## red
## IIR
module IIR(clk, rst, Start, load, DIn, RAddr, data_done, WEN, Yn, WAddr, Finish);
make LEC_CHECK=0 ABC_AREA=1 CAP_MARGIN=20 CELL_PAD_IN_SITES_GLOBAL_PLACEMENT=3 CORE_ASPECT_RATIO=0.95 CORE_MARGIN=2 CORE_UTILIZATION=40 GPL_ROUTABILITY_DRIVEN=1 MIN_ROUTING_LAYER=met2 PLACE_DENSITY_LB_ADDON=0.2 SETUP_SLACK_MARGIN=0.92 SLEW_MARGIN=30 TNS_END_PERCENT=70 finish   # period 16.0 ns
run.sh (not shown) runs the stock make flow with config.mk's settings and CLKGATE_MAP_FILE=.
Input changes introduced in blue (baseline for comparison: red):
--- a/flow/config.mk
+++ b/flow/config.mk
@@ -10 +10 @@
-export CELL_PAD_IN_SITES_GLOBAL_PLACEMENT = 3
+export CELL_PAD_IN_SITES_GLOBAL_PLACEMENT = 1
@@ -13,2 +13,3 @@
-export CORE_UTILIZATION = 40
-export GPL_ROUTABILITY_DRIVEN = 1
+export CORE_UTILIZATION = 68
+export GPL_ROUTABILITY_DRIVEN = 0
+export GPL_TIMING_DRIVEN = 0
@@ -19 +20 @@
-export TNS_END_PERCENT = 70
+export TNS_END_PERCENT = 25
--- outcome ---
- Status: blue FAILED at global placement without I/O (tool error)
- red ran to completion and came out clean on the timing, DRC and antenna checks.
- Placeable core region: blue < red
- Chip area delta for blue relative to red: about 40% lower
- Reported for red and blue, number of nets produced by synthesis turned out identical to the last digit.
- Per the comparison of blue with red, floorplan row count shrank by 28, height of the die went down, fraction of the mapped netlist area in simple logic gates did not really move.
Here is what was changed in the inputs of green compared with blue.
==> flow/config.mk <==
export PLATFORM = sky130hd
export DESIGN_NAME = IIR
export DESIGN_NICKNAME = IIR
export VERILOG_FILES = /design/flow/design.v
export SDC_FILE = /design/flow/constraint.sdc
export NUM_CORES = 4
export LEC_CHECK = 0
export CAP_MARGIN = 20
export CORE_MARGIN = 2
export CORE_UTILIZATION = 71
export CTS_CLUSTER_SIZE = 34
export SLEW_MARGIN = 20
==> flow/constraint.sdc <==
create_clock -name core_clock -period 14.2 [get_ports {clk}]
set_input_delay 2.8400 -clock core_clock [delete_from_list [all_inputs] [get_ports {clk}]]
set_output_delay 2.8400 -clock core_clock [all_outputs]
set_load 0.01 [all_outputs]
Findings:
- The flow completed for green, but it is not clean: the layout still shows setup timing.
- Of green and blue, green shows the lower synthesized area, with blue above it.
- blue → green: net count after synthesis shrank by 17%, average footprint of a synthesized cell grew by 19%.
- Summary of green over blue: adder and majority cell fraction of the synthesized area moved up, chip area line of the yosys report saw a decrease.
- Die outline height: green vs blue down 2.2%
- Summary of the comparison: AND-OR/OR-AND share of the synthesized area is higher in green, relative to blue.
- Comparing green and blue, the lower sequential element share of the synthesized area is on blue.
Edits applied to the flow inputs when going from green to orange:
--- a/flow/config.mk
+++ b/flow/config.mk
@@ -10,2 +10 @@
-export CORE_UTILIZATION = 71
-export CTS_CLUSTER_SIZE = 34
+export CORE_UTILIZATION = 27
==> flow/constraint.sdc <==
create_clock -name core_clock -period 16.5 [get_ports {clk}]
set_input_delay 3.3000 -clock core_clock [delete_from_list [all_inputs] [get_ports {clk}]]
set_output_delay 3.3000 -clock core_clock [all_outputs]
set_load 0.01 [all_outputs]
### Flow results
orange ran to completion and came out clean on the timing, DRC and antenna checks.
Proportion of cell area occupied by registers ended up 0.74 points higher on orange than on green.
Changes observed in orange relative to green: number of tapcells climbed 160%, flop count barely changed, final area shows a reduction of about 7%, combinational fraction of the cell area has increased, aggregate global-route resource usage down 26 points.
For purple, these inputs were changed with respect to orange:
--- a/flow/config.mk
+++ b/flow/config.mk
@@ -10 +10 @@
-export CORE_UTILIZATION = 27
+export CORE_UTILIZATION = 40
==> flow/constraint.sdc <==
create_clock -name core_clock -period 16.0 [get_ports {clk}]
set_input_delay 3.2000 -clock core_clock [delete_from_list [all_inputs] [get_ports {clk}]]
set_output_delay 3.2000 -clock core_clock [all_outputs]
set_load 0.01 [all_outputs]
Findings:
purple | stages: all done | timing, DRC, antenna: all pass
Between orange and purple, global routing met1 resource utilization is lower for orange, purple comes in above that.
Taking orange as the reference, in purple total routed wire length on the met1 layer now sits higher; global-route wire length before repair went down; non-clock buffer count higher; biggest cell delay along the critical path saw a decrease.

Starting RTL as in the previous note.
==> flow/config.mk <==
export PLATFORM = sky130hd
export DESIGN_NAME = IIR
export DESIGN_NICKNAME = IIR
export VERILOG_FILES = /design/flow/design.v
export SDC_FILE = /design/flow/constraint.sdc
export NUM_CORES = 4
export LEC_CHECK = 0
export ABC_AREA = 1
export CAP_MARGIN = 20
export CORE_MARGIN = 2
export CORE_UTILIZATION = 72
export CTS_CLUSTER_DIAMETER = 53
export CTS_CLUSTER_SIZE = 49
export PLACE_DENSITY_LB_ADDON = 0.01
export SETUP_SLACK_MARGIN = 2.33
export SLEW_MARGIN = 20
==> flow/constraint.sdc <==
create_clock -name core_clock -period 8.8 [get_ports {clk}]
set_input_delay 1.7600 -clock core_clock [delete_from_list [all_inputs] [get_ports {clk}]]
set_output_delay 1.7600 -clock core_clock [all_outputs]
set_load 0.01 [all_outputs]
The first run stopped in 4_1_cts (DPL-0038).
Rerun with:
Settings changed: CTS_CLUSTER_DIAMETER 53 to not set, SETUP_SLACK_MARGIN 2.33 to 1.6.
Clock period 8.8 ns to 15.3 ns, I/O delays scaled along.
Outcome: With this change the flow ran to the end with no violations; synthesized area does not change; die area is unchanged; synthesized cell count stays the same.

Starting RTL as in the previous note.
==> flow/design.v (excerpt) <==
module IIR(clk, rst, Start, load, DIn, RAddr, data_done, WEN, Yn, WAddr, Finish);
export LEC_CHECK = 0
export ABC_AREA = 1
export CAP_MARGIN = 5
export CORE_MARGIN = 2
export CORE_UTILIZATION = 46
export CTS_CLUSTER_DIAMETER = 268
export GPL_TIMING_DRIVEN = 0
export HOLD_SLACK_MARGIN = 0.23
export MAX_ROUTING_LAYER = met4
export MIN_ROUTING_LAYER = met2
export PLACE_DENSITY_LB_ADDON = 0.03
export SETUP_SLACK_MARGIN = -1.12
export SLEW_MARGIN = 20
export TNS_END_PERCENT = 75
create_clock -name core_clock -period 16.0 [get_ports {clk}]
The starting point reached the layout checks and failed them: setup timing.
Edit:
Settings changed: CAP_MARGIN 5 to 20, CELL_PAD_IN_SITES_GLOBAL_PLACEMENT from default to 3, CORE_ASPECT_RATIO from default to 1.96, CORE_UTILIZATION 46 to 40, CTS_CLUSTER_DIAMETER 268 to default, GPL_ROUTABILITY_DRIVEN from default to 0, GPL_TIMING_DRIVEN 0 to default, HOLD_SLACK_MARGIN 0.23 to default, MAX_ROUTING_LAYER met4 to default, MIN_ROUTING_LAYER met2 to default, PLACE_DENSITY_LB_ADDON 0.03 to 0.2, SETUP_SLACK_MARGIN -1.12 to default, TNS_END_PERCENT 75 to 15.
Outcome: This time the run completed without violations. Global-route usage went down by 18 points. Wire length goes up by 5.7%. Cell count grows by 3.3%.
Edit:
Settings changed: CELL_PAD_IN_SITES_GLOBAL_PLACEMENT 3 to default, CORE_ASPECT_RATIO 1.96 to default, CORE_UTILIZATION 40 to 72, GPL_ROUTABILITY_DRIVEN 0 to default, PLACE_DENSITY_LB_ADDON 0.2 to default, TNS_END_PERCENT 15 to default.
Clock period 16.0 ns to 10.9 ns, I/O delays scaled along.
Effect: The new run failed in 4_1_cts, error DPL-0038. Synthesized cell count stays the same. Die area falls by 44%. Synthesized area does not change.
Edit:
Settings changed: CTS_CLUSTER_SIZE from default to 16, PLACE_DENSITY from default to 0.38, SETUP_SLACK_MARGIN from default to 0.4.
Clock period 10.9 ns to 8.78 ns, I/O delays scaled along.
After rerunning: The new run aborted during 4_1_cts with DPL-0033. Synthesized area is unchanged. Die area is unchanged. Synthesized cell count does not change.
